## fir
module  fir(
	input clk,
	input rst_n,			
	input enable,
	input [2:0] tap,		 
	input [15:0] data_in,		
	output [17:0] data_out,		
	output complete
);
make LEC_CHECK=0 ABC_AREA=1 CAP_MARGIN=20 CORE_MARGIN=2 CORE_UTILIZATION=72 CTS_CLUSTER_DIAMETER=396 CTS_CLUSTER_SIZE=17 SLEW_MARGIN=20 finish   # period 2.0 ns
run.sh (not shown) runs the stock make flow with config.mk's settings and CLKGATE_MAP_FILE=.
The starting point finished but failed the layout checks on negative setup slack.
==> next run, changes <==
- CTS_CLUSTER_DIAMETER: 396 -> 381
- HOLD_SLACK_MARGIN: default -> 0.29
- PLACE_DENSITY_LB_ADDON: default -> 0.2
- SETUP_SLACK_MARGIN: default -> 0.84
- clock period: 2.0 -> 3.28 ns (I/O delays scaled with it)
This time the run finished clean.
Via count decreases by 6.7%.
Non-clock buffer count decreases by 149.
Sequential power decreases by 39%.
Setup slack improved by 1.6 ns.
Final area decreases by 7.1%.

Starting RTL as in the previous note.
Design fir, start of the top module:
module  fir(
	input clk,
	input rst_n,			
	input enable,
	input [2:0] tap,		 
	input [15:0] data_in,		
	output [17:0] data_out,		
	output complete
);
localparam
a0 = 16'd1,	 
a1 = 16'd2,
a2 = 16'd2,
a3 = 16'd3,
a4 = 16'd3,
a5 = 16'd3;
reg [15:0] data_reg_0;	 
reg [15:0] data_reg_1;
reg [15:0] data_reg_2;
reg [15:0] data_reg_3;
reg [15:0] data_reg_4;
reg [15:0] data_reg_5;
reg [15:0] multiplication_0;	 
reg [15:0] multiplication_1;
reg [15:0] multiplication_2;
reg [15:0] multiplication_3;
reg [15:0] multiplication_4;
reg [15:0] multiplication_5;
reg [16:0] sum_1;	 
reg [16:0] sum_2;
reg [16:0] sum_3;
reg [17:0] result;  
reg mul_stage, add_stage1, add_stage2, output_stage;	 
always @ (posedge clk or negedge rst_n)
    begin
        if(!rst_n)
        	begin
        		mul_stage <= 1'b0;
        		add_stage1 <= 1'b0;
        		add_stage2 <= 1'b0;
				output_stage <= 1'b0;
        	end
        else
        	begin
        			mul_stage <= enable;
        			add_stage1 <= mul_stage;
        			add_stage2 <= add_stage1;
        			output_stage <= add_stage2;
        	end
    end
always @ (posedge clk or negedge rst_n)
    begin
        if(!rst_n)
        	begin
        		data_reg_0 <= 0;
        		data_reg_1 <= 0;
        		data_reg_2 <= 0;
        		data_reg_3 <= 0;
			data_reg_4 <= 0;
        		data_reg_5 <= 0;
        	end
        else
        	begin
				case (tap)
					3'd2:
					begin
						if (enable) 
							begin
								data_reg_0 <= data_in;
								data_reg_1 <= data_reg_0;
							end
						else 
							begin
								data_reg_0 <= data_reg_0;
								data_reg_1 <= data_reg_1;
							end
					end
					3'd3:
					begin
						if (enable) 
							begin
								data_reg_0 <= data_in;
								data_reg_1 <= data_reg_0;
								data_reg_2 <= data_reg_1;
							end
						else 
							begin
								data_reg_0 <= data_reg_0;
								data_reg_1 <= data_reg_1;
								data_reg_2 <= data_reg_2;
							end
					end
  ...
clock: 4.0 ns
lec_check: 0
abc_area: 1
cap_margin: 25
cell_pad_in_sites_detail_placement: 1
core_margin: 2
core_utilization: 34
cts_cluster_diameter: 327
cts_cluster_size: 17
gpl_routability_driven: 0
hold_slack_margin: 0.13
max_routing_layer: met4
setup_slack_margin: -0.05
slew_margin: 20
tns_end_percent: 90
Change:
==> flow/config.mk (replaced) <==
export PLATFORM = sky130hd
export DESIGN_NAME = fir
export DESIGN_NICKNAME = fir
export VERILOG_FILES = /design/flow/design.v
export SDC_FILE = /design/flow/constraint.sdc
export NUM_CORES = 4
export LEC_CHECK = 0
export CAP_MARGIN = 20
export CORE_MARGIN = 2
export CORE_UTILIZATION = 40
export SLEW_MARGIN = 20
==> flow/constraint.sdc (replaced) <==
create_clock -name core_clock -period 3.56 [get_ports {clk}]
set_input_delay 0.7120 -clock core_clock [delete_from_list [all_inputs] [get_ports {clk}]]
set_output_delay 0.7120 -clock core_clock [all_outputs]
set_load 0.01 [all_outputs]
The changed run produced a layout that fails on setup timing; setup slack gets worse by 0.78 ns; worst hold slack degrades by 0.19 ns; final cell count fell by 32%; routed wire length came out lower by 34%; die size fell by 23%; count of clock-buffer cells in the layout grows by 20.
Change:
--- a/flow/config.mk
+++ b/flow/config.mk
@@ -7,0 +8 @@
+export ABC_AREA = 1
@@ -10 +11,2 @@
-export CORE_UTILIZATION = 40
+export CORE_UTILIZATION = 70
+export CTS_CLUSTER_SIZE = 25
==> flow/constraint.sdc (replaced) <==
create_clock -name core_clock -period 2.56 [get_ports {clk}]
set_input_delay 0.5120 -clock core_clock [delete_from_list [all_inputs] [get_ports {clk}]]
set_output_delay 0.5120 -clock core_clock [all_outputs]
set_load 0.01 [all_outputs]
Result:
- The new run finished but failed the layout checks on setup timing
- die size shrinks by a quarter to a third
- core utilization climbs by 39 points
- power is higher by well over a third
- final cell count increases by well over a third
- worst setup slack is worse by 0.67 ns
- clock power climbs by well over a third
- clock-buffer cell count went up by 3
- design area rose by about a fifth
- wire length rises by well over a third
- via count climbs by well over a third
- clock skew rose by 0.012 ns
Power is estimated from default activity; no workload was simulated.
